===== design/flow/config.mk =====
export PLATFORM = sky130hd
export DESIGN_NAME = DCT_Custom_Instruction
export DESIGN_NICKNAME = DCT_Custom_Instruction
export VERILOG_FILES = /design/flow/design.v
export SDC_FILE = /design/flow/constraint.sdc
export NUM_CORES = 4
export LEC_CHECK = 0
export CAP_MARGIN = 20
export CELL_PAD_IN_SITES_DETAIL_PLACEMENT = 2
export CORE_MARGIN = 3
export CORE_UTILIZATION = 26
export CTS_CLUSTER_DIAMETER = 308
export CTS_CLUSTER_SIZE = 100
export SLEW_MARGIN = 20

===== design/flow/constraint.sdc =====
create_clock -name core_clock -period 13.3 [get_ports {clk}]
set_input_delay 2.6600 -clock core_clock [delete_from_list [all_inputs] [get_ports {clk}]]
set_output_delay 2.6600 -clock core_clock [all_outputs]
set_load 0.01 [all_outputs]

===== design/flow/design.v =====
module DCT_Component (
    input clk,
    input reset,
    input [3:0] address,
    input signed [31:0] writedata,
    input write,
    input read,
    input chipselect,
    output reg signed [31:0] readdata
);
    parameter signed [31:0] c1 = 1420;
    parameter signed [31:0] c2 = 1338;
    parameter signed [31:0] c3 = 1204;
    parameter signed [31:0] c5 = 805;
    parameter signed [31:0] c6 = 554;
    parameter signed [31:0] c7 = 283;
    parameter s1 = 3;
    parameter s2 = 10;
    parameter s3 = 13; 
    reg signed [31:0] data1, data2, data3, data4, data5, data6, data7, data8;
    wire signed [31:0] result1, result2, result3, result4, result5, result6, result7, result8;
    wire signed [31:0] result1_, result2_, result3_, result4_, result5_, result6_, result7_, result8_;
    wire signed [31:0] x0, x1, x2, x3, x4, x5, x6, x7, x8;
    wire signed [31:0] x5_out, x8_out, x7_out;
    DCT_Stage1 stage1(
        .data1(data1), .data2(data2), .data3(data3), .data4(data4),
        .data5(data5), .data6(data6), .data7(data7), .data8(data8),
        .x0(x0), .x1(x1), .x2(x2), .x3(x3), .x5(x5), .x6(x6), .x7(x7), .x8(x8)
    );
    DCT_Stage2 stage2(
        .x8(x8), .x5(x5), .x7(x7), .x6(x6),
        .x4(x4), .x5_out(x5_out), .x8_out(x8_out), .x7_out(x7_out)
    );
    DCT_Stage3 stage3(
        .x4(x4), .x5_out(x5_out),
        .result1(result1), .result5(result5)
    );
    DCT_Stage3Col stage3col(
        .x4(x4), .x5_out(x5_out),
        .result1_(result1_), .result5_(result5_)
    );
    DCT_Stage4 stage4(
        .x0(x0), .x1(x1), .x2(x2), .x3(x3), .x8_out(x8_out), .x7_out(x7_out),
        .result3(result3), .result7(result7), .result8(result8), .result6(result6), .result4(result4), .result2(result2)
    );
    DCT_Stage4Col stage4col(
        .x0(x0), .x1(x1), .x2(x2), .x3(x3), .x8_out(x8_out), .x7_out(x7_out),
        .result3_(result3_), .result7_(result7_), .result8_(result8_), .result6_(result6_), .result4_(result4_), .result2_(result2_)
    );
    always @(posedge clk or posedge reset) begin
        if (reset) begin
            data1 <= 0;
            data2 <= 0;
            data3 <= 0;
            data4 <= 0;
            data5 <= 0;
            data6 <= 0;
            data7 <= 0;
            data8 <= 0;
            readdata <= 0;
        end else begin
            if (write && chipselect) begin
                case (address)
                    4'b0000: data1 <= writedata;
                    4'b0001: data2 <= writedata;
                    4'b0010: data3 <= writedata;
                    4'b0011: data4 <= writedata;
                    4'b0100: data5 <= writedata;
                    4'b0101: data6 <= writedata;
                    4'b0110: data7 <= writedata;
                    4'b0111: data8 <= writedata;
                endcase
            end
            if (read && chipselect) begin
                case (address)
                    4'b0000: readdata <= result1;
                    4'b0001: readdata <= result2;
                    4'b0010: readdata <= result3;
                    4'b0011: readdata <= result4;
                    4'b0100: readdata <= result5;
                    4'b0101: readdata <= result6;
                    4'b0110: readdata <= result7;
                    4'b0111: readdata <= result8;
                    4'b1000: readdata <= result1_;
                    4'b1001: readdata <= result2_;
                    4'b1010: readdata <= result3_;
                    4'b1011: readdata <= result4_;
                    4'b1100: readdata <= result5_;
                    4'b1101: readdata <= result6_;
                    4'b1110: readdata <= result7_;
                    4'b1111: readdata <= result8_;
                endcase
            end
        end
    end
defparam stage4.c1 = c1;
defparam stage4.c2 = c2;
defparam stage4.c3 = c3;
defparam stage4.c5 = c5;
defparam stage4.c6 = c6;
defparam stage4.c7 = c7;
defparam stage4.s1 = s1;
defparam stage4.s2 = s2;
defparam stage4.s3 = s3;
defparam stage4col.c1 = c1;
defparam stage4col.c2 = c2;
defparam stage4col.c3 = c3;
defparam stage4col.c5 = c5;
defparam stage4col.c6 = c6;
defparam stage4col.c7 = c7;
defparam stage4col.s1 = s1;
defparam stage4col.s2 = s2;
defparam stage4col.s3 = s3;
defparam stage3col.s1 = s1;
defparam stage3col.s2 = s2;
defparam stage3col.s3 = s3;
endmodule
module DCT_Stage1(
    input signed [31:0] data1, data2, data3, data4, data5, data6, data7, data8,
    output reg signed [31:0] x0, x1, x2, x3, x5, x6, x7, x8
);
    always @(*) begin
        x8 = data1 + data8;
        x0 = data1 - data8;
        x7 = data2 + data7;
        x1 = data2 - data7;
        x6 = data3 + data6;
        x2 = data3 - data6;
        x5 = data4 + data5;
        x3 = data4 - data5;
    end
endmodule
module DCT_Stage2(
    input signed [31:0] x8, x5, x7, x6,
    output reg signed [31:0] x4, x5_out, x8_out, x7_out
);
    always @(*) begin
        x4 = x8 + x5;
        x8_out = x8 - x5;
        x5_out = x7 + x6;
        x7_out = x7 - x6;
    end
endmodule
module DCT_Stage3(
    input signed [31:0] x4, x5_out,
    output reg signed [31:0] result1, result5
);
    always @(*) begin
        result1 = x4 + x5_out;
        result5 = x4 - x5_out;
    end
endmodule
module DCT_Stage3Col(
    input signed [31:0] x4, x5_out,
    output reg signed [31:0] result1_, result5_
);
    parameter s1 = 3;
    parameter s2 = 10;
    parameter s3 = 13; 
    always @(*) begin
        result1_ = (x4 + x5_out) >>> s1;
        result5_ = (x4 - x5_out) >>> s1;
    end
endmodule
module DCT_Stage4(
    input signed [31:0] x0, x1, x2, x3, x8_out, x7_out,
    output reg signed [31:0] result3, result7, result8, result6, result4, result2
);
    parameter signed [31:0] c1 = 1420;
    parameter signed [31:0] c2 = 1338;
    parameter signed [31:0] c3 = 1204;
    parameter signed [31:0] c5 = 805;
    parameter signed [31:0] c6 = 554;
    parameter signed [31:0] c7 = 283;
    parameter s1 = 3;
    parameter s2 = 10;
    parameter s3 = 13; 
    always @(*) begin
        result3 = (x8_out * c2 + x7_out * c6) >>> s2;
        result7 = (x8_out * c6 - x7_out * c2) >>> s2;
        result8 = (x0 * c7 - x1 * c5 + x2 * c3 - x3 * c1) >>> s2;
        result6 = (x0 * c5 - x1 * c1 + x2 * c7 + x3 * c3) >>> s2;
        result4 = (x0 * c3 - x1 * c7 - x2 * c1 - x3 * c5) >>> s2;
        result2 = (x0 * c1 + x1 * c3 + x2 * c5 + x3 * c7) >>> s2;
    end
endmodule
module DCT_Stage4Col(
    input signed [31:0] x0, x1, x2, x3, x8_out, x7_out,
    output reg signed [31:0] result3_, result7_, result8_, result6_, result4_, result2_
);
    parameter signed [31:0] c1 = 1420;
    parameter signed [31:0] c2 = 1338;
    parameter signed [31:0] c3 = 1204;
    parameter signed [31:0] c5 = 805;
    parameter signed [31:0] c6 = 554;
    parameter signed [31:0] c7 = 283;
    parameter s1 = 3;
    parameter s2 = 10;
    parameter s3 = 13; 
    always @(*) begin
        result3_ = (x8_out * c2 + x7_out * c6) >>> s3;
        result7_ = (x8_out * c6 - x7_out * c2) >>> s3;
        result8_ = (x0 * c7 - x1 * c5 + x2 * c3 - x3 * c1) >>> s3;
        result6_ = (x0 * c5 - x1 * c1 + x2 * c7 + x3 * c3) >>> s3;
        result4_ = (x0 * c3 - x1 * c7 - x2 * c1 - x3 * c5) >>> s3;
        result2_ = (x0 * c1 + x1 * c3 + x2 * c5 + x3 * c7) >>> s3;
    end
endmodule
module DCT_Custom_Instruction(clk,
                              reset,
                              dataa,
                              n,
                              clk_en,
                              start,
							                done,
                              result);
parameter c1 = 1420;
parameter c2 = 1338;
parameter c3 = 1204;
parameter c5 = 805;
parameter c6 = 554;
parameter c7 = 283;
parameter s1 = 3;
parameter s2 = 10;
parameter s3 = 13;   
  input clk;
  input reset;
  input signed [31:0] dataa;  
  input [4:0] n;
  input clk_en;
  input start;
  output done;
  output signed [31:0] result;
  wire [3:0] address;
  wire write;
  wire read;
  reg done_delay;
  assign write = (n<8);
  assign read = (n>7);
 assign address = (n == 1) ? 4'b0001 :
                   (n == 2) ? 4'b0010 :
                   (n == 3) ? 4'b0011 :
                   (n == 4) ? 4'b0100 :
                   (n == 5) ? 4'b0101 :
                   (n == 6) ? 4'b0110 :
                   (n == 7) ? 4'b0111 :
                   (n == 8) ? 4'b0000 :
                   (n == 9) ? 4'b0001 :
                   (n == 10) ? 4'b0010 :
                   (n == 11) ? 4'b0011 :
                   (n == 12) ? 4'b0100 :
                   (n == 13) ? 4'b0101 :
                   (n == 14) ? 4'b0110 :
                   (n == 15) ? 4'b0111 :
                   (n == 16) ? 4'b1000 :
                   (n == 17) ? 4'b1001 :
                   (n == 18) ? 4'b1010 :
                   (n == 19) ? 4'b1011 :
                   (n == 20) ? 4'b1100 :
                   (n == 21) ? 4'b1101 :
                   (n == 22) ? 4'b1110 :
                   (n == 23) ? 4'b1111 : 4'b0000;
  assign done = (n>7)? done_delay : start;
  always @ (posedge clk or posedge reset)
  begin
  if (reset)
		done_delay <= 0;
  else
		done_delay <= start & read;
  end
  DCT_Component wrapper_wiring(.clk(clk),
                               .reset(reset),
                               .address(address),
                               .writedata(dataa),
                               .write(write & start),
                               .read(read),
                               .chipselect(clk_en),
                               .readdata(result));
defparam wrapper_wiring.c1 = c1;
defparam wrapper_wiring.c2 = c2;
defparam wrapper_wiring.c3 = c3;
defparam wrapper_wiring.c5 = c5;
defparam wrapper_wiring.c6 = c6;
defparam wrapper_wiring.c7 = c7;
defparam wrapper_wiring.s1 = s1;
defparam wrapper_wiring.s2 = s2;
defparam wrapper_wiring.s3 = s3;
endmodule

===== design/flow/run.sh =====
#!/bin/bash
# the make line also repeats each setting of config.mk as NAME=value (left out here)
make -C /OpenROAD-flow-scripts/flow DESIGN_CONFIG=/design/flow/config.mk WORK_HOME=/design/flow/orfs CLKGATE_MAP_FILE= finish

==> impl_metrics.env, run 1 <==
# yosys + openroad results
export IMPL_initial_utilization_pct=26.16
export IMPL_synth_warning_count=8
export IMPL_ys_types=101
export IMPL_cts_hold_buffers_added=0
export IMPL_io_buf_count=73
export IMPL_grt_overflow_total=170
export IMPL_stop_stage="5_1_grt"
export IMPL_synth_yosys_chip_area_mm2=0.1176
export IMPL_ys_cells=12640
export IMPL_top_cell="sky130_fd_sc_hd__inv_1"
export IMPL_run_status="did not finish"
export IMPL_floorplan_die_area_mm2=0.4606
export IMPL_synth_adder_area_share_pct=55.27
export IMPL_numSynthFlops=289
export IMPL_muxShareOfSynthArea_pct=2.522
export IMPL_biggest_area_cells="sky130_fd_sc_hd__fa_1, sky130_fd_sc_hd__ha_1, sky130_fd_sc_hd__inv_1"
export IMPL_largest_area_cell="sky130_fd_sc_hd__fa_1"
export IMPL_cts_root_buf="sky130_fd_sc_hd__clkbuf_16"
export IMPL_gr_util_all_layers_pct=55.63
export IMPL_clock_sinks=289
export IMPL_ys_seq_share_pct=6.147
export IMPL_core_rowCount=246
export IMPL_synth_top_area_share_pct=31.82
export IMPL_synth_simple_area_share_pct=7.312
export IMPL_numCtsBuffers=7
export IMPL_die_span_in_x_um=678.7
export IMPL_flop_cell="sky130_fd_sc_hd__dfrtp_1"
export IMPL_syn_nets=16750
export IMPL_gpl_final_weighted_congestion=1.009
export IMPL_synthesis_area_mm2=0.1176
export IMPL_post_synth_cell_area_avg_um2=9.311
export IMPL_htreeDepth=1
export IMPL_synth_cells_most_frequent="sky130_fd_sc_hd__inv_1, sky130_fd_sc_hd__ha_1, sky130_fd_sc_hd__fa_1, sky130_fd_sc_hd__xnor2_1, sky130_fd_sc_hd__nor2_1"
export IMPL_clockBufferDepth=3
export IMPL_post_synth_tally_of_flip_flops_with_integrated_enable=0
export IMPL_postSynthCellCount=12640
export IMPL_pin_count=74
export IMPL_fp_coreArea_mm2=0.4497
export IMPL_synth_cellmix_xorXnorShare_pct=7.422
export IMPL_die_height_um=678.7
export IMPL_detailed_place_hpwl_um=627600
export IMPL_flow_first_error="[ERROR GRT-0232] Routing congestion too high. Check the congestion heatmap in the GUI."
export IMPL_async_flop_share_pct=100.0
export IMPL_synthAoiAreaFrac_pct=10.81
export IMPL_top_logic_kind="adder cells"
export IMPL_dpl_instance_area_mm2=0.1399
[routing by layer]
metal	overflow	GRT usage, %
met4	52	53.88
met2	81	65.43
met1	20	52.35
met5	2	41.27
met3	15	50.98
[stage by stage]
| stage | instances | util (%) | setup WS (ns) |
|---|---|---|---|
| after detailed placement | 20260 | 31.11 | -2.767 |
| after CTS | 20340 | 31.79 | -1.084 |
| after global placement | 20260 | 31.11 | -1.259 |
| after floorplan | 12640 | - | 0.09342 |
[what timing repair did]
item | CTS
setup buffers | 72
pin swaps | 191
gates resized | 477
hold endpoints to repair | 0
endpoints found under the setup margin | 27
==> run 2: changes to the inputs <==
CAP_MARGIN = 40   (was 20)
CELL_PAD_IN_SITES_DETAIL_PLACEMENT = default   (was 2)
CORE_MARGIN = 2   (was 3)
CORE_UTILIZATION = 72   (was 26)
CTS_CLUSTER_DIAMETER = default   (was 308)
CTS_CLUSTER_SIZE = default   (was 100)
MAX_ROUTING_LAYER = met4   (was default)
PLACE_DENSITY_LB_ADDON = 0.21   (was default)
SETUP_SLACK_MARGIN = -0.8   (was default)
TNS_END_PERCENT = 5   (was default)
clock period = 11.9 ns   (was 13.3 ns; I/O delays follow)
==> impl_metrics.env, run 2 <==
# yosys + openroad results
export IMPL_grt_overflow_total=1445
export IMPL_top_cell="sky130_fd_sc_hd__inv_1"
export IMPL_clock_sinks=289
export IMPL_synth_top_area_share_pct=31.82
export IMPL_htreeDepth=1
export IMPL_synthesis_area_mm2=0.1176
export IMPL_fp_coreArea_mm2=0.1626
export IMPL_post_synth_cell_area_avg_um2=9.311
export IMPL_ys_seq_share_pct=6.147
export IMPL_die_span_in_x_um=408.2
export IMPL_initial_utilization_pct=72.36
export IMPL_syn_nets=16750
export IMPL_gpl_final_weighted_congestion=1.190
export IMPL_top_logic_kind="adder cells"
export IMPL_cts_root_buf="sky130_fd_sc_hd__clkbuf_16"
export IMPL_synth_warning_count=8
export IMPL_synthAoiAreaFrac_pct=10.81
export IMPL_synth_simple_area_share_pct=7.312
export IMPL_run_status="did not finish"
export IMPL_numPlacedInstances=17050
export IMPL_muxShareOfSynthArea_pct=2.522
export IMPL_cts_hold_buffers_added=0
export IMPL_numCtsBuffers=30
export IMPL_synth_adder_area_share_pct=55.27
export IMPL_flow_first_error="[ERROR GRT-0116] Global routing finished with congestion. Check the congestion regions in the DRC Viewer."
export IMPL_biggest_area_cells="sky130_fd_sc_hd__fa_1, sky130_fd_sc_hd__ha_1, sky130_fd_sc_hd__inv_1"
export IMPL_flop_cell="sky130_fd_sc_hd__dfrtp_1"
export IMPL_ys_cells=12640
export IMPL_ys_types=101
export IMPL_die_height_um=408.2
export IMPL_core_rowCount=148
export IMPL_async_flop_share_pct=100.0
export IMPL_largest_area_cell="sky130_fd_sc_hd__fa_1"
export IMPL_pin_count=74
export IMPL_stop_stage="5_1_grt"
export IMPL_synth_cells_most_frequent="sky130_fd_sc_hd__inv_1, sky130_fd_sc_hd__ha_1, sky130_fd_sc_hd__fa_1, sky130_fd_sc_hd__xnor2_1, sky130_fd_sc_hd__nor2_1"
export IMPL_numSynthFlops=289
export IMPL_detailed_place_hpwl_um=421600
export IMPL_synth_cellmix_xorXnorShare_pct=7.422
export IMPL_clockBufferDepth=3
export IMPL_post_synth_tally_of_flip_flops_with_integrated_enable=0
export IMPL_floorplan_die_area_mm2=0.1667
export IMPL_synth_yosys_chip_area_mm2=0.1176
export IMPL_gr_util_all_layers_pct=71.40
export IMPL_io_buf_count=73
export IMPL_postSynthCellCount=12640
## run 2: stage by stage
stage	worst slack [ns]	instance area, µm²	hold slack, ns
after floorplan	-0.7929	117900	0.4994
after global placement	-1.926	139000	0.4676
after detailed placement	-2.767	139100	0.4841
after CTS	-2.141	140500	0.4981
## run 2: metal layers
metal / GRT overflow / global-route usage (%)
met4: 377 / 65.91
met5: - / -
met3: 23 / 50.21
met2: 1026 / 88.88
met1: 19 / 72.42
## run 2: repair_timing
action                                  CTS
setup buffers                             4
pin swaps                                17
gates cloned                              0
resized                                  73
endpoints found under the setup margin   23
==> run 3: changes to the inputs <==
ABC_AREA = 1   (was default)
CAP_MARGIN = 35   (was 40)
CELL_PAD_IN_SITES_DETAIL_PLACEMENT = 2   (was default)
CORE_ASPECT_RATIO = 0.57   (was default)
CORE_MARGIN = 3   (was 2)
CORE_UTILIZATION = 28   (was 72)
CTS_CLUSTER_SIZE = 34   (was default)
GPL_ROUTABILITY_DRIVEN = 0   (was default)
GPL_TIMING_DRIVEN = 0   (was default)
HOLD_SLACK_MARGIN = 0.13   (was default)
MAX_ROUTING_LAYER = met5   (was met4)
MIN_ROUTING_LAYER = met2   (was default)
SETUP_SLACK_MARGIN = 0.81   (was -0.8)
SLEW_MARGIN = 5   (was 20)
TNS_END_PERCENT = 25   (was 5)
clock period = 13.3 ns   (was 11.9 ns; I/O delays follow)
==> impl_metrics.env, run 3 <==
# yosys + openroad results
export IMPL_synth_cells_most_frequent="sky130_fd_sc_hd__inv_1, sky130_fd_sc_hd__ha_1, sky130_fd_sc_hd__nand2_1, sky130_fd_sc_hd__fa_1, sky130_fd_sc_hd__a21oi_1"
export IMPL_grt_overflow_total=2479
export IMPL_floorplan_die_area_mm2=0.4470
export IMPL_fp_coreArea_mm2=0.4340
export IMPL_htreeDepth=1
export IMPL_synth_warning_count=8
export IMPL_cts_root_buf="sky130_fd_sc_hd__clkbuf_16"
export IMPL_synth_cellmix_xorXnorShare_pct=5.983
export IMPL_cts_hold_buffers_added=0
export IMPL_synth_simple_area_share_pct=12.46
export IMPL_synthesis_area_mm2=0.1228
export IMPL_core_rowCount=182
export IMPL_numPlacedInstances=21090
export IMPL_numSynthFlops=289
export IMPL_detailed_place_hpwl_um=612100
export IMPL_top_cell="sky130_fd_sc_hd__inv_1"
export IMPL_post_synth_tally_of_flip_flops_with_integrated_enable=0
export IMPL_stop_stage="5_1_grt"
export IMPL_synth_yosys_chip_area_mm2=0.1228
export IMPL_biggest_area_cells="sky130_fd_sc_hd__fa_1, sky130_fd_sc_hd__ha_1, sky130_fd_sc_hd__inv_1"
export IMPL_clock_sinks=289
export IMPL_pin_count=74
export IMPL_synth_top_area_share_pct=30.48
export IMPL_flow_first_error="[ERROR GRT-0116] Global routing finished with congestion. Check the congestion regions in the DRC Viewer."
export IMPL_flop_cell="sky130_fd_sc_hd__dfrtp_1"
export IMPL_largest_area_cell="sky130_fd_sc_hd__fa_1"
export IMPL_ys_cells=14980
export IMPL_detailedPlace_worstSlack_ns=-3.921
export IMPL_async_flop_share_pct=100.0
export IMPL_post_synth_cell_area_avg_um2=8.201
export IMPL_syn_nets=19090
export IMPL_muxShareOfSynthArea_pct=0.4217
export IMPL_clockBufferDepth=3
export IMPL_initial_utilization_pct=28.30
export IMPL_die_span_in_x_um=883.3
export IMPL_ys_seq_share_pct=5.888
export IMPL_top_logic_kind="adder cells"
export IMPL_ys_types=79
export IMPL_numCtsBuffers=29
export IMPL_io_buf_count=70
export IMPL_dpl_instance_area_mm2=0.1362
export IMPL_run_status="did not finish"
export IMPL_die_height_um=506.1
export IMPL_gr_util_all_layers_pct=64.49
export IMPL_synth_adder_area_share_pct=52.94
export IMPL_synthAoiAreaFrac_pct=9.786
export IMPL_postSynthCellCount=14980
[run 3: through the flow]
step                util, %  setup TNS [ns]  hold WS (ns)
floorplan                 -               0        0.4732
global placement      30.13         -913.76        0.4724
detailed placement    31.38          -78.41        0.4794
CTS                   32.44               0        0.4958
[run 3: what timing repair did]
item / in CTS
endpoints found under the setup margin: 31
setup buffers: 146
pin swaps: 134
gates resized: 470
[run 3: metal layers]
layer / GRT overflow / global-route usage, %
met4: 88 / 40.97
met1: - / -
met3: 2014 / 79.62
met5: 270 / 55.90
met2: 107 / 64.80
==> run 4: changes to the inputs <==
ABC_AREA = default   (was 1)
CAP_MARGIN = 20   (was 35)
CELL_PAD_IN_SITES_DETAIL_PLACEMENT = default   (was 2)
CORE_ASPECT_RATIO = default   (was 0.57)
CORE_MARGIN = 2   (was 3)
CORE_UTILIZATION = 68   (was 28)
CTS_CLUSTER_SIZE = default   (was 34)
GPL_ROUTABILITY_DRIVEN = default   (was 0)
GPL_TIMING_DRIVEN = default   (was 0)
HOLD_SLACK_MARGIN = default   (was 0.13)
MAX_ROUTING_LAYER = met4   (was met5)
MIN_ROUTING_LAYER = default   (was met2)
PLACE_DENSITY_LB_ADDON = default   (was 0.21)
SETUP_SLACK_MARGIN = 3.08   (was 0.81)
SLEW_MARGIN = 20   (was 5)
TNS_END_PERCENT = default   (was 25)
clock period = 14.9 ns   (was 13.3 ns; I/O delays follow)
==> impl_metrics.env, run 4 <==
# yosys + openroad results
export IMPL_numCtsBuffers=34
export IMPL_worst_path_largest_cell_delay_ns=0.94
export IMPL_beginning_of_the_worst_hold_path="wrapper_wiring.readdata[7]$_DFFE_PP0P_"
export IMPL_setup_worst_path_end_class="register"
export IMPL_finalNetCount=17150
export IMPL_syn_nets=16750
export IMPL_synthAoiAreaFrac_pct=10.81
export IMPL_fmax_mhz=68.73
export IMPL_timing_critical_path_from_type="register"
export IMPL_htreeDepth=2
export IMPL_die_height_um=420.0
export IMPL_numSynthFlops=289
export IMPL_worst_ep_required_time_ns=15.35
export IMPL_startpoint_of_the_lowest_slack_register_to_register_path="wrapper_wiring.data2[0]$_DFFE_PP0P_"
export IMPL_max_slew_violations=0
export IMPL_detailedPlace_worstSlack_ns=0.2667
export IMPL_flop_cell="sky130_fd_sc_hd__dfrtp_1"
export IMPL_cts_root_buf="sky130_fd_sc_hd__clkbuf_16"
export IMPL_detailedRoute_firstPassIterationCount=14
export IMPL_dpl_instance_area_mm2=0.1238
export IMPL_top_logic_kind="adder cells"
export IMPL_biggest_area_cells="sky130_fd_sc_hd__fa_1, sky130_fd_sc_hd__ha_1, sky130_fd_sc_hd__inv_1"
export IMPL_sequential_cell_area_mm2=0.007237
export IMPL_timing_hold_worst_endpoint="wrapper_wiring.readdata[7]$_DFFE_PP0P_"
export IMPL_gr_util_all_layers_pct=53.34
export IMPL_initial_utilization_pct=68.51
export IMPL_crit_end="wrapper_wiring.readdata[23]$_DFFE_PP0P_"
export IMPL_worst_slew_pin_transition_ns=1.405
export IMPL_async_flop_share_pct=100.0
export IMPL_clock_skew_ns=0.04788
export IMPL_critical_path_stages=49
export IMPL_final_cell_count_no_fill=15440
export IMPL_final_antenna_net_count=0
export IMPL_rr_worst_depth=49
export IMPL_numPlacedInstances=15140
export IMPL_synth_yosys_chip_area_mm2=0.1176
export IMPL_worst_path_buf_inv=8
export IMPL_layout_area_comb_mm2=0.1017
export IMPL_worst_path_max_fanout=12
export IMPL_worst_setup_hold_path_clk_slew_ns=0.07
export IMPL_gpl_final_weighted_congestion=1.159
export IMPL_grt_max_degree=153
export IMPL_core_rowCount=152
export IMPL_synth_cellmix_xorXnorShare_pct=7.422
export IMPL_synth_simple_area_share_pct=7.312
export IMPL_antenna_found_initial=56
export IMPL_crit_reg2reg_capture="wrapper_wiring.readdata[23]$_DFFE_PP0P_"
export IMPL_timing_critical_path_slowest_stage_cell="sky130_fd_sc_hd__o211ai_1"
export IMPL_run_status="no timing/DRC/antenna violations"
export IMPL_clk_latency_ns=0.63
export IMPL_ys_cells=12640
export IMPL_initialDrtViolationCount=12990
export IMPL_post_synth_tally_of_flip_flops_with_integrated_enable=0
export IMPL_post_synth_cell_area_avg_um2=9.311
export IMPL_ys_seq_share_pct=6.147
export IMPL_utilization_pct=75.43
export IMPL_timing_critical_path_from="wrapper_wiring.data2[0]$_DFFE_PP0P_"
export IMPL_clock_sinks=289
export IMPL_synth_warning_count=8
export IMPL_tritoncts="done"
export IMPL_drv_cap=0
export IMPL_worst_case_headroom_to_the_max_slew_limit_pct=6.026
export IMPL_grt_overflow_total=0
export IMPL_synth_adder_area_share_pct=55.27
export IMPL_layout_setup_ws_ns=0.3513
export IMPL_synth_cells_most_frequent="sky130_fd_sc_hd__inv_1, sky130_fd_sc_hd__ha_1, sky130_fd_sc_hd__fa_1, sky130_fd_sc_hd__xnor2_1, sky130_fd_sc_hd__nor2_1"
export IMPL_post_route_cell_area_mm2=0.1295
export IMPL_worstSetupPathType="reg2reg"
export IMPL_routed_via_count=101000
export IMPL_pin_count=74
export IMPL_finalHoldViolCount=0
export IMPL_fin_tns_setup_ns=0
export IMPL_die_span_in_x_um=420.0
export IMPL_r2r_slack_ns=0.35
export IMPL_detailed_place_hpwl_um=384700
export IMPL_synth_top_area_share_pct=31.82
export IMPL_post_route_period_util_pct=97.64
export IMPL_worst_hold_path_type="reg2reg"
export IMPL_layout_filler_cells=11580
export IMPL_grt_setup_unrepaired="yes"
export IMPL_warning_count=357
export IMPL_remaining_drc_errors=0
export IMPL_postSynthCellCount=12640
export IMPL_ys_types=101
export IMPL_layout_area_overhead_vs_synth_pct=10.11
export IMPL_top_cell="sky130_fd_sc_hd__inv_1"
export IMPL_largest_area_cell="sky130_fd_sc_hd__fa_1"
export IMPL_postRouteWirelength_um=465300
export IMPL_fp_coreArea_mm2=0.1717
export IMPL_final_min_clock_period_ns=14.55
export IMPL_crit_top_cell="sky130_fd_sc_hd__fa_1"
export IMPL_floorplan_die_area_mm2=0.1764
export IMPL_muxShareOfSynthArea_pct=2.522
export IMPL_critical_path_top_delay_family="adder cells"
export IMPL_setup_violations_final=0
export IMPL_clockBufferDepth=3
export IMPL_grt_pass1_wl_um=659000
export IMPL_routed_wire_length_per_instance_um=30.14
export IMPL_hold_depth=2
export IMPL_io_buf_count=73
export IMPL_synthesis_area_mm2=0.1176
export IMPL_vias_per_cell=6.542
export IMPL_critical_path_arrival_ns=15.00
export IMPL_vias_in_the_first_global_route=104900
-- run 4: area by class of cell --
| cell class | instances | share of cell area, % |
|---|---|---|
| clock inverter | 17 | 0.2192 |
| clock buffer | 41 | 0.7002 |
| tap | 2310 | 2.231 |
| inverter | 3098 | 8.992 |
| sequential | 289 | 5.586 |
| timing repair buffer | 552 | 3.656 |
| multi-input combinational | 9059 | 78.48 |
| antenna | 69 | 0.1333 |
-- run 4: repair_timing --
action / CTS / global route
hold buffers: 0 / 0
setup endpoints to repair: 30 / 31
setup buffers: 78 / 84
gates resized: 252 / 282
pin swaps: 87 / 135
-- run 4: stage by stage --
stage | hold slack [ns]
floorplan | 0.4994
global placement | 0.4641
detailed placement | 0.4739
CTS | 0.4898
global route | 0.5165
finish | 0.4841
-- run 4: routing by layer --
metal,vias to the layer above,GRT usage (%),part of all wire (%)
li1,41340,-,-
met1,49110,60.27,34
met2,7514,76.06,41
met3,3017,21.79,15
met4,0,38.77,10
met5,-,-,0
==> run 5: changes to the inputs <==
ABC_AREA = 1   (was default)
CAP_MARGIN = 5   (was 20)
CORE_UTILIZATION = 72   (was 68)
CTS_CLUSTER_DIAMETER = 290   (was default)
CTS_CLUSTER_SIZE = 37   (was default)
MAX_ROUTING_LAYER = default   (was met4)
PLACE_DENSITY_LB_ADDON = 0.16   (was default)
SETUP_SLACK_MARGIN = 2.62   (was 3.08)
clock period = 8.83 ns   (was 14.9 ns; I/O delays follow)
==> impl_metrics.env, run 5 <==
# yosys + openroad results
export IMPL_numSynthFlops=289
export IMPL_ys_cells=14980
export IMPL_pin_count=74
export IMPL_syn_nets=19090
export IMPL_flow_first_error="[ERROR GRT-0116] Global routing finished with congestion. Check the congestion regions in the DRC Viewer."
export IMPL_gpl_final_weighted_congestion=1.350
export IMPL_clock_sinks=289
export IMPL_top_logic_kind="adder cells"
export IMPL_flop_cell="sky130_fd_sc_hd__dfrtp_1"
export IMPL_post_synth_cell_area_avg_um2=8.201
export IMPL_floorplan_die_area_mm2=0.1739
export IMPL_die_span_in_x_um=417.0
export IMPL_synth_warning_count=8
export IMPL_io_buf_count=73
export IMPL_synthAoiAreaFrac_pct=9.786
export IMPL_run_status="did not finish"
export IMPL_die_height_um=417.0
export IMPL_synth_top_area_share_pct=30.48
export IMPL_stop_stage="5_1_grt"
export IMPL_async_flop_share_pct=100.0
export IMPL_ys_types=79
export IMPL_postSynthCellCount=14980
export IMPL_fp_coreArea_mm2=0.1695
export IMPL_top_cell="sky130_fd_sc_hd__inv_1"
export IMPL_synthesis_area_mm2=0.1228
export IMPL_grt_overflow_total=21700
export IMPL_cts_root_buf="sky130_fd_sc_hd__clkbuf_16"
export IMPL_post_synth_tally_of_flip_flops_with_integrated_enable=0
export IMPL_numCtsBuffers=11
export IMPL_biggest_area_cells="sky130_fd_sc_hd__fa_1, sky130_fd_sc_hd__ha_1, sky130_fd_sc_hd__inv_1"
export IMPL_ys_seq_share_pct=5.888
export IMPL_cts_hold_buffers_added=0
export IMPL_synth_simple_area_share_pct=12.46
export IMPL_muxShareOfSynthArea_pct=0.4217
export IMPL_synth_adder_area_share_pct=52.94
export IMPL_synth_yosys_chip_area_mm2=0.1228
export IMPL_core_rowCount=151
export IMPL_synth_cellmix_xorXnorShare_pct=5.983
export IMPL_detailed_place_hpwl_um=566800
export IMPL_synth_cells_most_frequent="sky130_fd_sc_hd__inv_1, sky130_fd_sc_hd__ha_1, sky130_fd_sc_hd__nand2_1, sky130_fd_sc_hd__fa_1, sky130_fd_sc_hd__a21oi_1"
export IMPL_clockBufferDepth=3
export IMPL_gr_util_all_layers_pct=110.5
export IMPL_numPlacedInstances=20910
export IMPL_initial_utilization_pct=72.48
export IMPL_largest_area_cell="sky130_fd_sc_hd__fa_1"
export IMPL_dpl_instance_area_mm2=0.1561
export IMPL_htreeDepth=1
-- run 5: routing by layer --
layer | GRT overflow | global-route usage [%]
met5 | 59 | 74.47
met3 | 576 | 87.82
met4 | 3802 | 119.9
met2 | 16610 | 145.8
met1 | 649 | 94.10
-- run 5: per-stage QoR --
step	hold slack, ns	setup WS, ns	TNS [ns]
2_1_floorplan	0.4732	-2.271	-56.06
3_3_place_gp	0.4717	-3.400	-94.84
3_5_place_dp	0.4696	-4.429	-125.10
4_1_cts	0.5095	-3.303	-92.87
-- run 5: repair_timing --
item | in CTS
endpoints found under the setup margin | 32
buffers inserted | 146
pin swaps | 388
gates resized | 860
==> run 6: changes to the inputs <==
ABC_AREA = default   (was 1)
CAP_MARGIN = 20   (was 5)
CELL_PAD_IN_SITES_DETAIL_PLACEMENT = 1   (was default)
CORE_ASPECT_RATIO = 0.55   (was default)
CORE_MARGIN = 3   (was 2)
CORE_UTILIZATION = 32   (was 72)
CTS_CLUSTER_DIAMETER = default   (was 290)
CTS_CLUSTER_SIZE = 34   (was 37)
GPL_ROUTABILITY_DRIVEN = 0   (was default)
GPL_TIMING_DRIVEN = 1   (was default)
HOLD_SLACK_MARGIN = 0.13   (was default)
MAX_ROUTING_LAYER = met4   (was default)
MIN_ROUTING_LAYER = met2   (was default)
PLACE_DENSITY_LB_ADDON = 0.21   (was 0.16)
SETUP_SLACK_MARGIN = 0.81   (was 2.62)
TNS_END_PERCENT = 35   (was default)
clock period = 13.3 ns   (was 8.83 ns; I/O delays follow)
==> impl_metrics.env, run 6 <==
# yosys + openroad results
export IMPL_run_status="did not finish"
export IMPL_stop_stage="5_1_grt"
export IMPL_flow_first_error="[ERROR GRT-0116] Global routing finished with congestion. Check the congestion regions in the DRC Viewer."
export IMPL_biggest_area_cells="sky130_fd_sc_hd__fa_1, sky130_fd_sc_hd__ha_1, sky130_fd_sc_hd__inv_1"
export IMPL_async_flop_share_pct=100.0
export IMPL_dpl_instance_area_mm2=0.1387
export IMPL_top_logic_kind="adder cells"
export IMPL_ys_seq_share_pct=6.147
export IMPL_synth_yosys_chip_area_mm2=0.1176
export IMPL_synth_cellmix_xorXnorShare_pct=7.422
export IMPL_core_rowCount=164
export IMPL_io_buf_count=73
export IMPL_htreeDepth=2
export IMPL_largest_area_cell="sky130_fd_sc_hd__fa_1"
export IMPL_synthesis_area_mm2=0.1176
export IMPL_numSynthFlops=289
export IMPL_clockBufferDepth=3
export IMPL_syn_nets=16750
export IMPL_synthAoiAreaFrac_pct=10.81
export IMPL_synth_cells_most_frequent="sky130_fd_sc_hd__inv_1, sky130_fd_sc_hd__ha_1, sky130_fd_sc_hd__fa_1, sky130_fd_sc_hd__xnor2_1, sky130_fd_sc_hd__nor2_1"
export IMPL_muxShareOfSynthArea_pct=2.522
export IMPL_flop_cell="sky130_fd_sc_hd__dfrtp_1"
export IMPL_synth_adder_area_share_pct=55.27
export IMPL_synth_simple_area_share_pct=7.312
export IMPL_post_synth_tally_of_flip_flops_with_integrated_enable=0
export IMPL_cts_root_buf="sky130_fd_sc_hd__clkbuf_16"
export IMPL_die_span_in_x_um=823.6
export IMPL_fp_coreArea_mm2=0.3644
export IMPL_clock_sinks=289
export IMPL_pin_count=74
export IMPL_die_height_um=455.7
export IMPL_synth_top_area_share_pct=31.82
export IMPL_ys_types=101
export IMPL_floorplan_die_area_mm2=0.3753
export IMPL_post_synth_cell_area_avg_um2=9.311
export IMPL_gr_util_all_layers_pct=64.99
export IMPL_numCtsBuffers=38
export IMPL_ys_cells=12640
export IMPL_grt_overflow_total=7502
export IMPL_detailed_place_hpwl_um=480900
export IMPL_postSynthCellCount=12640
export IMPL_top_cell="sky130_fd_sc_hd__inv_1"
export IMPL_cts_hold_buffers_added=0
export IMPL_initial_utilization_pct=32.28
export IMPL_synth_warning_count=8
-- run 6: metrics by stage --
step | std cells | setup WS, ns | util, %
3_3_place_gp | 19120 | -0.9319 | 38.04
2_1_floorplan | 12640 | 0.7356 | -
3_5_place_dp | 19120 | -1.112 | 38.05
4_1_cts | 19230 | -0.3176 | 38.73
-- run 6: what timing repair did --
action | CTS
setup buffers | 37
pin swaps | 102
resized | 172
endpoints found under the hold margin | 0
gates cloned | 0
setup endpoints to repair | 25
-- run 6: layer usage --
layer  GRT overflow  track usage [%]
met3           6366            79.41
met5              -                -
met4            375            37.96
met2            761            66.56
met1              -                -
==> run 7: changes to the inputs <==
CELL_PAD_IN_SITES_DETAIL_PLACEMENT = default   (was 1)
CORE_ASPECT_RATIO = default   (was 0.55)
CORE_MARGIN = 2   (was 3)
CORE_UTILIZATION = 58   (was 32)
CTS_CLUSTER_SIZE = default   (was 34)
GPL_ROUTABILITY_DRIVEN = default   (was 0)
GPL_TIMING_DRIVEN = default   (was 1)
HOLD_SLACK_MARGIN = default   (was 0.13)
MAX_ROUTING_LAYER = default   (was met4)
MIN_ROUTING_LAYER = default   (was met2)
PLACE_DENSITY_LB_ADDON = default   (was 0.21)
SETUP_SLACK_MARGIN = -1.12   (was 0.81)
SLEW_MARGIN = 25   (was 20)
TNS_END_PERCENT = default   (was 35)
clock period = 14.8 ns   (was 13.3 ns; I/O delays follow)
==> impl_metrics.env, run 7 <==
# yosys + openroad results
export IMPL_run_status="failed layout checks"
export IMPL_so_faults="setup timing"
export IMPL_final_min_clock_period_ns=15.17
export IMPL_gpl_final_weighted_congestion=1.094
export IMPL_ctsResizeCount=0
export IMPL_biggest_area_cells="sky130_fd_sc_hd__fa_1, sky130_fd_sc_hd__ha_1, sky130_fd_sc_hd__inv_1"
export IMPL_flop_cell="sky130_fd_sc_hd__dfrtp_1"
export IMPL_synth_warning_count=8
export IMPL_worst_hold_path_type="reg2reg"
export IMPL_initialDrtViolationCount=7985
export IMPL_worst_path_buf_inv=14
export IMPL_initial_utilization_pct=58.27
export IMPL_rr_worst_depth=57
export IMPL_crit_reg2reg_capture="wrapper_wiring.readdata[23]$_DFFE_PP0P_"
export IMPL_ys_seq_share_pct=6.147
export IMPL_hold_depth=2
export IMPL_vias_in_the_first_global_route=98890
export IMPL_worst_path_largest_cell_delay_ns=0.71
export IMPL_htreeDepth=2
export IMPL_numPlacedInstances=15630
export IMPL_fmax_mhz=65.94
export IMPL_io_buf_count=73
export IMPL_routed_wire_length_per_instance_um=28.08
export IMPL_floorplan_die_area_mm2=0.2065
export IMPL_post_cts_setup_buffer_count=0
export IMPL_routedLengthMet1_um=170200
export IMPL_numCtsBuffers=34
export IMPL_fp_coreArea_mm2=0.2019
export IMPL_cts_root_buf="sky130_fd_sc_hd__clkbuf_16"
export IMPL_dpl_instance_area_mm2=0.1250
export IMPL_postSynthCellCount=12640
export IMPL_tritoncts="done"
export IMPL_grt_pass1_wl_um=642700
export IMPL_die_height_um=454.4
export IMPL_synth_adder_area_share_pct=55.27
export IMPL_die_span_in_x_um=454.4
export IMPL_synth_simple_area_share_pct=7.312
export IMPL_drv_cap=0
export IMPL_remaining_drc_errors=0
export IMPL_timing_critical_path_from_type="register"
export IMPL_timing_critical_path_from="wrapper_wiring.data2[0]$_DFFE_PP0P_"
export IMPL_synth_yosys_chip_area_mm2=0.1176
export IMPL_synthAoiAreaFrac_pct=10.81
export IMPL_muxShareOfSynthArea_pct=2.522
export IMPL_worst_path_max_fanout=8
export IMPL_cts_hold_buffers_added=0
export IMPL_critical_path_arrival_ns=15.62
export IMPL_clock_skew_ns=0.05027
export IMPL_top_cell="sky130_fd_sc_hd__inv_1"
export IMPL_grt_overflow_total=0
export IMPL_layout_setup_ws_ns=-0.3656
export IMPL_fin_hold_ws_ns=0.4975
export IMPL_clk_latency_ns=0.61
export IMPL_vias_per_cell=5.980
export IMPL_timing_critical_path_slowest_stage_cell="sky130_fd_sc_hd__xnor2_1"
export IMPL_synth_top_area_share_pct=31.82
export IMPL_post_synth_tally_of_flip_flops_with_integrated_enable=0
export IMPL_final_cell_count_no_fill=15710
export IMPL_worstSetupPathType="reg2reg"
export IMPL_postRouteWirelength_um=441300
export IMPL_ys_cells=12640
export IMPL_routed_top_layer="met5"
export IMPL_beginning_of_the_worst_hold_path="wrapper_wiring.readdata[7]$_DFFE_PP0P_"
export IMPL_warning_count=352
export IMPL_worst_setup_hold_path_clk_slew_ns=0.06
export IMPL_gr_util_all_layers_pct=43.10
export IMPL_worst_slew_pin_transition_ns=1.249
export IMPL_post_route_cell_area_mm2=0.1263
export IMPL_critical_path_top_delay_family="adder cells"
export IMPL_synth_cells_most_frequent="sky130_fd_sc_hd__inv_1, sky130_fd_sc_hd__ha_1, sky130_fd_sc_hd__fa_1, sky130_fd_sc_hd__xnor2_1, sky130_fd_sc_hd__nor2_1"
export IMPL_post_route_period_util_pct=102.5
export IMPL_top_logic_kind="adder cells"
export IMPL_startpoint_of_the_lowest_slack_register_to_register_path="wrapper_wiring.data2[0]$_DFFE_PP0P_"
export IMPL_finalHoldViolCount=0
export IMPL_final_antenna_net_count=0
export IMPL_detailedRoute_firstPassIterationCount=7
export IMPL_ys_types=101
export IMPL_detailed_place_hpwl_um=388700
export IMPL_setup_violations_final=13
export IMPL_post_synth_cell_area_avg_um2=9.311
export IMPL_core_rowCount=165
export IMPL_layout_area_overhead_vs_synth_pct=7.337
export IMPL_worst_ep_required_time_ns=15.26
export IMPL_max_slew_violations=0
export IMPL_async_flop_share_pct=100.0
export IMPL_detailroute_wirelength_met2_um=196000
export IMPL_grt_max_degree=105
export IMPL_pin_count=74
export IMPL_antenna_found_initial=38
export IMPL_critical_path_stages=57
export IMPL_numSynthFlops=289
export IMPL_clockBufferDepth=3
export IMPL_r2r_slack_ns=-0.37
export IMPL_finalNetCount=17110
export IMPL_syn_nets=16750
export IMPL_worst_case_headroom_to_the_max_slew_limit_pct=15.84
export IMPL_largest_area_cell="sky130_fd_sc_hd__fa_1"
export IMPL_crit_top_cell="sky130_fd_sc_hd__inv_1"
export IMPL_synthesis_area_mm2=0.1176
export IMPL_crit_end="wrapper_wiring.readdata[23]$_DFFE_PP0P_"
export IMPL_setup_worst_path_end_class="register"
export IMPL_dr_wl_met3_um=47240
export IMPL_routed_via_count=93960
export IMPL_timing_hold_worst_endpoint="wrapper_wiring.readdata[7]$_DFFE_PP0P_"
export IMPL_clock_sinks=289
export IMPL_synth_cellmix_xorXnorShare_pct=7.422
==> run 7: metrics by stage <==
stage	util, %	setup slack, ns	TNS (ns)
after global routing	62.52	-0.9221	-12.73
final	62.54	-0.3656	-3.597
after detailed placement	61.91	-0.1007	-0.6040
after CTS	62.48	-0.1750	-1.303
after floorplan	-	1.593	0
after global placement	61.87	-0.04834	-0.1607
==> run 7: layout make-up <==
cell class | instances | area [µm²]
Multi-Input combinational cell | 9059 | 98740
Tap cell | 2672 | 3343
Inverter | 3098 | 11640
Timing Repair Buffer | 514 | 4133
Sequential cell | 289 | 7232
Antenna cell | 20 | 50.05
Clock buffer | 42 | 932.1
Clock inverter | 19 | 216.5
Fill cell | 17130 | 75630
==> run 7: metal layers <==
layer	up-vias	GRT usage, %
met5	-	0
met4	26	21.59
met3	1212	12.23
met2	4163	67.77
li1	41220	-
met1	47340	54.33
==> run 8: changes to the inputs <==
CORE_UTILIZATION = 70   (was 58)
MAX_ROUTING_LAYER = met4   (was default)
SETUP_SLACK_MARGIN = -0.65   (was -1.12)
SLEW_MARGIN = 20   (was 25)
clock period = 10.8 ns   (was 14.8 ns; I/O delays follow)
==> impl_metrics.env, run 8 <==
# yosys + openroad results
export IMPL_flop_cell="sky130_fd_sc_hd__dfrtp_1"
export IMPL_gpl_final_weighted_congestion=1.180
export IMPL_grt_overflow_total=1541
export IMPL_post_synth_cell_area_avg_um2=9.311
export IMPL_muxShareOfSynthArea_pct=2.522
export IMPL_gr_util_all_layers_pct=85.97
export IMPL_cts_hold_buffers_added=0
export IMPL_synth_warning_count=8
export IMPL_htreeDepth=1
export IMPL_clock_sinks=289
export IMPL_synth_cellmix_xorXnorShare_pct=7.422
export IMPL_synthAoiAreaFrac_pct=10.81
export IMPL_clockBufferDepth=3
export IMPL_pin_count=74
export IMPL_fp_coreArea_mm2=0.1670
export IMPL_largest_area_cell="sky130_fd_sc_hd__fa_1"
export IMPL_ys_seq_share_pct=6.147
export IMPL_run_status="did not finish"
export IMPL_core_rowCount=150
export IMPL_detailed_place_hpwl_um=417200
export IMPL_synth_adder_area_share_pct=55.27
export IMPL_ys_types=101
export IMPL_numCtsBuffers=29
export IMPL_top_cell="sky130_fd_sc_hd__inv_1"
export IMPL_synthesis_area_mm2=0.1176
export IMPL_top_logic_kind="adder cells"
export IMPL_synth_top_area_share_pct=31.82
export IMPL_async_flop_share_pct=100.0
export IMPL_numSynthFlops=289
export IMPL_die_span_in_x_um=414.0
export IMPL_initial_utilization_pct=70.43
export IMPL_synth_simple_area_share_pct=7.312
export IMPL_cts_root_buf="sky130_fd_sc_hd__clkbuf_16"
export IMPL_io_buf_count=73
export IMPL_die_height_um=414.0
export IMPL_synth_cells_most_frequent="sky130_fd_sc_hd__inv_1, sky130_fd_sc_hd__ha_1, sky130_fd_sc_hd__fa_1, sky130_fd_sc_hd__xnor2_1, sky130_fd_sc_hd__nor2_1"
export IMPL_biggest_area_cells="sky130_fd_sc_hd__fa_1, sky130_fd_sc_hd__ha_1, sky130_fd_sc_hd__inv_1"
export IMPL_stop_stage="5_1_grt"
export IMPL_post_synth_tally_of_flip_flops_with_integrated_enable=0
export IMPL_ys_cells=12640
export IMPL_synth_yosys_chip_area_mm2=0.1176
export IMPL_postSynthCellCount=12640
export IMPL_syn_nets=16750
export IMPL_flow_first_error="[ERROR GRT-0232] Routing congestion too high. Check the congestion heatmap in the GUI."
export IMPL_floorplan_die_area_mm2=0.1714
export IMPL_dpl_instance_area_mm2=0.1441
run 8: layer usage:
layer	GRT overflow	GRT usage [%]
met2	812	97.22
met4	436	81.30
met5	-	-
met3	149	76.29
met1	144	84.41
run 8: timing repair:
action,in CTS
setup endpoints to repair,29
buffers inserted,60
gates resized,369
pin swaps,181
run 8: per-stage QoR:
step / hold WS (ns) / util, % / worst slack (ns) / cells
floorplan: 0.4994 / - / -1.761 / 12640
global placement: 0.4645 / 86.28 / -3.131 / 17710
detailed placement: 0.4754 / 86.28 / -3.498 / 17710
CTS: 0.4912 / 88.16 / -2.778 / 17800
==> run 9: changes to the inputs <==
CELL_PAD_IN_SITES_GLOBAL_PLACEMENT = 3   (was default)
CORE_UTILIZATION = 40   (was 70)
MAX_ROUTING_LAYER = default   (was met4)
MIN_ROUTING_LAYER = met2   (was default)
SETUP_SLACK_MARGIN = -1.24   (was -0.65)
TNS_END_PERCENT = 5   (was default)
clock period = 16.0 ns   (was 10.8 ns; I/O delays follow)
==> impl_metrics.env, run 9 <==
# yosys + openroad results
export IMPL_stop_stage="5_1_grt"
export IMPL_core_rowCount=199
export IMPL_die_height_um=546.3
export IMPL_detailedPlace_worstSlack_ns=0.7004
export IMPL_post_synth_cell_area_avg_um2=9.311
export IMPL_run_status="did not finish"
export IMPL_fp_coreArea_mm2=0.2933
export IMPL_cts_hold_buffers_added=0
export IMPL_initial_utilization_pct=40.11
export IMPL_synthAoiAreaFrac_pct=10.81
export IMPL_clock_sinks=289
export IMPL_floorplan_die_area_mm2=0.2985
export IMPL_syn_nets=16750
export IMPL_detailed_place_hpwl_um=454000
export IMPL_synth_warning_count=8
export IMPL_cts_root_buf="sky130_fd_sc_hd__clkbuf_16"
export IMPL_pin_count=74
export IMPL_synth_top_area_share_pct=31.82
export IMPL_ctsResizeCount=0
export IMPL_top_cell="sky130_fd_sc_hd__inv_1"
export IMPL_flow_first_error="[ERROR GRT-0116] Global routing finished with congestion. Check the congestion regions in the DRC Viewer."
export IMPL_gpl_final_weighted_congestion=1.180
export IMPL_synth_simple_area_share_pct=7.312
export IMPL_clockBufferDepth=3
export IMPL_muxShareOfSynthArea_pct=2.522
export IMPL_biggest_area_cells="sky130_fd_sc_hd__fa_1, sky130_fd_sc_hd__ha_1, sky130_fd_sc_hd__inv_1"
export IMPL_post_cts_setup_buffer_count=0
export IMPL_synthesis_area_mm2=0.1176
export IMPL_ys_types=101
export IMPL_numSynthFlops=289
export IMPL_post_synth_tally_of_flip_flops_with_integrated_enable=0
export IMPL_largest_area_cell="sky130_fd_sc_hd__fa_1"
export IMPL_die_span_in_x_um=546.3
export IMPL_numCtsBuffers=37
export IMPL_dpl_instance_area_mm2=0.1260
export IMPL_synth_yosys_chip_area_mm2=0.1176
export IMPL_synth_cells_most_frequent="sky130_fd_sc_hd__inv_1, sky130_fd_sc_hd__ha_1, sky130_fd_sc_hd__fa_1, sky130_fd_sc_hd__xnor2_1, sky130_fd_sc_hd__nor2_1"
export IMPL_flop_cell="sky130_fd_sc_hd__dfrtp_1"
export IMPL_numPlacedInstances=16800
export IMPL_ys_cells=12640
export IMPL_htreeDepth=2
export IMPL_synth_cellmix_xorXnorShare_pct=7.422
export IMPL_top_logic_kind="adder cells"
export IMPL_synth_adder_area_share_pct=55.27
export IMPL_gr_util_all_layers_pct=55.84
export IMPL_io_buf_count=73
export IMPL_ys_seq_share_pct=6.147
export IMPL_grt_overflow_total=4
export IMPL_async_flop_share_pct=100.0
export IMPL_postSynthCellCount=12640
-- run 9: metal layers --
metal  GRT overflow  global-route usage (%)
met1              -                       -
met2              0                   63.09
met3              4                   71.80
met4              0                   16.16
met5              0                   42.47
==> run 10: changes to the inputs <==
ABC_AREA = 0   (was default)
CELL_PAD_IN_SITES_GLOBAL_PLACEMENT = default   (was 3)
CORE_UTILIZATION = 58   (was 40)
CTS_CLUSTER_DIAMETER = 99   (was default)
CTS_CLUSTER_SIZE = 17   (was default)
MIN_ROUTING_LAYER = default   (was met2)
SETUP_SLACK_MARGIN = default   (was -1.24)
SLEW_MARGIN = 0   (was 20)
TNS_END_PERCENT = default   (was 5)
==> impl_metrics.env, run 10 <==
# yosys + openroad results
export IMPL_run_status="no timing/DRC/antenna violations"
export IMPL_post_cts_setup_buffer_count=0
export IMPL_rr_worst_depth=53
export IMPL_grt_max_degree=97
export IMPL_core_rowCount=165
export IMPL_crit_top_cell="sky130_fd_sc_hd__fa_1"
export IMPL_synth_simple_area_share_pct=7.312
export IMPL_top_cell="sky130_fd_sc_hd__inv_1"
export IMPL_initial_utilization_pct=58.27
export IMPL_biggest_area_cells="sky130_fd_sc_hd__fa_1, sky130_fd_sc_hd__ha_1, sky130_fd_sc_hd__inv_1"
export IMPL_pin_count=74
export IMPL_dpl_instance_area_mm2=0.1237
export IMPL_die_height_um=454.4
export IMPL_clk_latency_ns=0.60
export IMPL_synthAoiAreaFrac_pct=10.81
export IMPL_timing_hold_worst_endpoint="wrapper_wiring.readdata[3]$_DFFE_PP0P_"
export IMPL_routed_wire_length_per_instance_um=28.29
export IMPL_gr_util_all_layers_pct=42.70
export IMPL_postSynthCellCount=12640
export IMPL_r2r_slack_ns=0.48
export IMPL_ys_types=101
export IMPL_layout_area_overhead_vs_synth_pct=5.731
export IMPL_worstSetupPathType="reg2reg"
export IMPL_grt_overflow_total=0
export IMPL_ys_cells=12640
export IMPL_critical_path_top_delay_family="adder cells"
export IMPL_antenna_found_initial=31
export IMPL_synth_top_area_share_pct=31.82
export IMPL_post_route_period_util_pct=97.02
export IMPL_grt_setup_unrepaired="no"
export IMPL_die_span_in_x_um=454.4
export IMPL_detailedRoute_firstPassIterationCount=6
export IMPL_synth_cellmix_xorXnorShare_pct=7.422
export IMPL_max_slew_violations=0
export IMPL_largest_area_cell="sky130_fd_sc_hd__fa_1"
export IMPL_finalHoldViolCount=0
export IMPL_detailed_place_hpwl_um=385100
export IMPL_synth_yosys_chip_area_mm2=0.1176
export IMPL_fin_tns_setup_ns=0
export IMPL_initialDrtViolationCount=8094
export IMPL_post_synth_cell_area_avg_um2=9.311
export IMPL_synth_adder_area_share_pct=55.27
export IMPL_vias_per_cell=6.018
export IMPL_post_route_cell_area_mm2=0.1244
export IMPL_final_antenna_net_count=0
export IMPL_grt_pass1_wl_um=635800
export IMPL_numCtsBuffers=21
export IMPL_worst_case_headroom_to_the_max_slew_limit_pct=8.903
export IMPL_fp_coreArea_mm2=0.2019
export IMPL_postRouteWirelength_um=438800
export IMPL_floorplan_die_area_mm2=0.2065
export IMPL_routed_via_count=93360
export IMPL_cts_hold_buffers_added=0
export IMPL_critical_path_stages=53
export IMPL_timing_critical_path_from_type="register"
export IMPL_htreeDepth=1
export IMPL_startpoint_of_the_lowest_slack_register_to_register_path="wrapper_wiring.data6[0]$_DFFE_PP0P_"
export IMPL_flop_cell="sky130_fd_sc_hd__dfrtp_1"
export IMPL_worst_hold_path_type="reg2reg"
export IMPL_vias_in_the_first_global_route=97530
export IMPL_synth_warning_count=8
export IMPL_post_synth_tally_of_flip_flops_with_integrated_enable=0
export IMPL_crit_end="wrapper_wiring.readdata[28]$_DFFE_PP0P_"
export IMPL_warning_count=348
export IMPL_layout_setup_ws_ns=0.4767
export IMPL_syn_nets=16750
export IMPL_timing_critical_path_from="wrapper_wiring.data6[0]$_DFFE_PP0P_"
export IMPL_top_logic_kind="adder cells"
export IMPL_ys_seq_share_pct=6.147
export IMPL_crit_reg2reg_capture="wrapper_wiring.readdata[28]$_DFFE_PP0P_"
export IMPL_tritoncts="done"
export IMPL_timing_critical_path_slowest_stage_cell="sky130_fd_sc_hd__a41oi_1"
export IMPL_muxShareOfSynthArea_pct=2.522
export IMPL_detailedPlace_worstSlack_ns=0.7322
export IMPL_clock_sinks=289
export IMPL_drv_cap=0
export IMPL_io_buf_count=73
export IMPL_worst_path_buf_inv=8
export IMPL_worst_path_largest_cell_delay_ns=0.57
export IMPL_critical_path_arrival_ns=16.00
export IMPL_fmax_mhz=64.42
export IMPL_setup_worst_path_end_class="register"
export IMPL_cts_root_buf="sky130_fd_sc_hd__clkbuf_16"
export IMPL_hold_depth=2
export IMPL_finalNetCount=16950
export IMPL_ctsResizeCount=0
export IMPL_gpl_final_weighted_congestion=1.062
export IMPL_final_min_clock_period_ns=15.52
export IMPL_fin_hold_ws_ns=0.4923
export IMPL_synthesis_area_mm2=0.1176
export IMPL_remaining_drc_errors=0
export IMPL_worst_path_max_fanout=10
export IMPL_setup_violations_final=0
export IMPL_worst_setup_hold_path_clk_slew_ns=0.08
export IMPL_clockBufferDepth=3
export IMPL_beginning_of_the_worst_hold_path="wrapper_wiring.readdata[3]$_DFFE_PP0P_"
export IMPL_utilization_pct=61.61
export IMPL_synth_cells_most_frequent="sky130_fd_sc_hd__inv_1, sky130_fd_sc_hd__ha_1, sky130_fd_sc_hd__fa_1, sky130_fd_sc_hd__xnor2_1, sky130_fd_sc_hd__nor2_1"
export IMPL_clock_skew_ns=0.02458
export IMPL_worst_slew_pin_transition_ns=1.357
export IMPL_worst_ep_required_time_ns=16.48
export IMPL_layout_filler_cells=17580
export IMPL_numSynthFlops=289
export IMPL_async_flop_share_pct=100.0
-- run 10: per-layer routing --
metal,global-route usage (%),wire [µm],part of all wire [%],vias up
met5,0,205,0.047,-
met1,53.84,170000,39,47100
met4,21.91,27910,6.4,30
li1,-,-,-,40860
met3,11.10,45130,10,1215
met2,67.65,195600,45,4158
-- run 10: layout make-up --
class                   count  area [µm²]  share of cell area (%)
diodes                     11       27.53                 0.02213
clock buffers              21       525.5                  0.4225
clock inverters             4       32.53                 0.02615
inverters                3098       11640                   9.355
multi-input cells        9059       98650                   79.31
flip-flops and latches    289        7232                   5.814
well taps                2672        3343                   2.688
repair buffers            360        2943                   2.366
-- run 10: metrics by stage --
stage	std cells
after floorplan	12640
after global placement	15460
after detailed placement	15470
after CTS	15490
after global routing	15510
final	15510
==> run 11: changes to the inputs <==
ABC_AREA = default   (was 0)
CORE_UTILIZATION = 72   (was 58)
CTS_CLUSTER_DIAMETER = default   (was 99)
CTS_CLUSTER_SIZE = default   (was 17)
PLACE_DENSITY_LB_ADDON = 0.01   (was default)
SETUP_SLACK_MARGIN = 3.84   (was default)
SLEW_MARGIN = 20   (was 0)
clock period = 13.0 ns   (was 16.0 ns; I/O delays follow)
==> impl_metrics.env, run 11 <==
# yosys + openroad results
export IMPL_routed_wire_length_per_instance_um=27.87
export IMPL_clk_latency_ns=0.66
export IMPL_postSynthCellCount=12640
export IMPL_warning_count=355
export IMPL_async_flop_share_pct=100.0
export IMPL_fin_hold_ws_ns=0.4824
export IMPL_ys_seq_share_pct=6.147
export IMPL_utilization_pct=84.21
export IMPL_worst_path_buf_inv=11
export IMPL_pin_count=74
export IMPL_beginning_of_the_worst_hold_path="wrapper_wiring.readdata[27]$_DFFE_PP0P_"
export IMPL_initial_utilization_pct=72.36
export IMPL_htreeDepth=1
export IMPL_critical_path_stages=51
export IMPL_numPlacedInstances=16130
export IMPL_grt_pass1_wl_um=663600
export IMPL_gpl_final_weighted_congestion=1.138
export IMPL_layout_area_overhead_vs_synth_pct=16.37
export IMPL_startpoint_of_the_lowest_slack_register_to_register_path="wrapper_wiring.data8[1]$_DFFE_PP0P_"
export IMPL_post_synth_tally_of_flip_flops_with_integrated_enable=0
export IMPL_core_rowCount=148
export IMPL_grt_max_degree=153
export IMPL_numCtsBuffers=29
export IMPL_final_min_clock_period_ns=13.87
export IMPL_floorplan_die_area_mm2=0.1667
export IMPL_finalHoldViolCount=0
export IMPL_detailed_place_hpwl_um=382400
export IMPL_tritoncts="done"
export IMPL_synthAoiAreaFrac_pct=10.81
export IMPL_post_route_period_util_pct=106.7
export IMPL_so_faults="setup timing"
export IMPL_worst_setup_hold_path_clk_slew_ns=0.07
export IMPL_antenna_found_initial=44
export IMPL_gr_util_all_layers_pct=53.90
export IMPL_die_height_um=408.2
export IMPL_worst_slew_pin_transition_ns=1.291
export IMPL_synth_top_area_share_pct=31.82
export IMPL_worst_path_largest_cell_delay_ns=0.55
export IMPL_clockBufferDepth=3
export IMPL_max_slew_violations=0
export IMPL_fmax_mhz=72.07
export IMPL_clock_skew_ns=0.02092
export IMPL_flop_cell="sky130_fd_sc_hd__dfrtp_1"
export IMPL_timing_critical_path_from_type="register"
export IMPL_worstSetupPathType="reg2reg"
export IMPL_critical_path_top_delay_family="adder cells"
export IMPL_synth_yosys_chip_area_mm2=0.1176
export IMPL_muxShareOfSynthArea_pct=2.522
export IMPL_routed_via_count=105100
export IMPL_synth_cells_most_frequent="sky130_fd_sc_hd__inv_1, sky130_fd_sc_hd__ha_1, sky130_fd_sc_hd__fa_1, sky130_fd_sc_hd__xnor2_1, sky130_fd_sc_hd__nor2_1"
export IMPL_synth_simple_area_share_pct=7.312
export IMPL_finalNetCount=18180
export IMPL_setup_worst_path_end_class="register"
export IMPL_cts_hold_buffers_added=0
export IMPL_fp_coreArea_mm2=0.1626
export IMPL_syn_nets=16750
export IMPL_synthesis_area_mm2=0.1176
export IMPL_setup_violations_final=22
export IMPL_final_antenna_net_count=0
export IMPL_ys_types=101
export IMPL_timing_critical_path_from="wrapper_wiring.data8[1]$_DFFE_PP0P_"
export IMPL_vias_in_the_first_global_route=112800
export IMPL_synth_warning_count=8
export IMPL_timing_critical_path_slowest_stage_cell="sky130_fd_sc_hd__fa_1"
export IMPL_remaining_drc_errors=0
export IMPL_timing_hold_worst_endpoint="wrapper_wiring.readdata[27]$_DFFE_PP0P_"
export IMPL_critical_path_arrival_ns=14.37
export IMPL_postRouteWirelength_um=454400
export IMPL_clock_sinks=289
export IMPL_die_span_in_x_um=408.2
export IMPL_biggest_area_cells="sky130_fd_sc_hd__fa_1, sky130_fd_sc_hd__ha_1, sky130_fd_sc_hd__inv_1"
export IMPL_run_status="failed layout checks"
export IMPL_crit_top_cell="sky130_fd_sc_hd__fa_1"
export IMPL_numSynthFlops=289
export IMPL_rr_worst_depth=51
export IMPL_io_buf_count=73
export IMPL_grt_setup_unrepaired="yes"
export IMPL_synth_cellmix_xorXnorShare_pct=7.422
export IMPL_hold_depth=1
export IMPL_crit_reg2reg_capture="wrapper_wiring.readdata[23]$_DFFE_PP0P_"
export IMPL_grt_overflow_total=0
export IMPL_drv_cap=0
export IMPL_fin_tns_setup_ns=-13.58
export IMPL_cts_root_buf="sky130_fd_sc_hd__clkbuf_16"
export IMPL_ys_cells=12640
export IMPL_worst_path_max_fanout=10
export IMPL_synth_adder_area_share_pct=55.27
export IMPL_worst_case_headroom_to_the_max_slew_limit_pct=13.58
export IMPL_r2r_slack_ns=-0.87
export IMPL_crit_end="wrapper_wiring.readdata[23]$_DFFE_PP0P_"
export IMPL_vias_per_cell=6.449
export IMPL_top_logic_kind="adder cells"
export IMPL_initialDrtViolationCount=11340
export IMPL_detailedRoute_firstPassIterationCount=12
export IMPL_largest_area_cell="sky130_fd_sc_hd__fa_1"
export IMPL_top_cell="sky130_fd_sc_hd__inv_1"
export IMPL_post_synth_cell_area_avg_um2=9.311
export IMPL_worst_ep_required_time_ns=13.50
export IMPL_final_cell_count_no_fill=16300
export IMPL_worst_hold_path_type="reg2reg"
export IMPL_layout_setup_ws_ns=-0.8747
==> run 11: layout make-up <==
| cell class | instances | area (µm²) |
|---|---|---|
| fill | 9140 | 25680 |
| inverter | 3098 | 11640 |
| tap | 2175 | 2721 |
| clock inverter | 18 | 302.8 |
| multi-input combinational | 9059 | 101400 |
| timing repair buffer | 1590 | 12750 |
| sequential | 289 | 7232 |
| antenna | 40 | 100.1 |
| clock buffer | 34 | 774.5 |
==> run 11: timing repair <==
item                       in CTS  in global routing
pin swaps                     118                131
cloned                          0                  0
gates resized                 248                249
setup endpoints to repair      32                 32
setup buffers                  45                 30
==> run 11: layer usage <==
layer	GRT usage (%)	wire, µm
met5	0.3736	330
met4	39.80	45320
met3	24.50	70400
met2	80.98	191200
met1	60.25	147200
==> run 11: through the flow <==
stage | area (µm²) | setup slack (ns)
3_3_place_gp | 132400 | -0.8049
3_5_place_dp | 132400 | -1.027
4_1_cts | 135100 | -0.5498
2_1_floorplan | 118200 | 0.4392
6_report | 136900 | -0.8747
5_1_grt | 136800 | -1.141
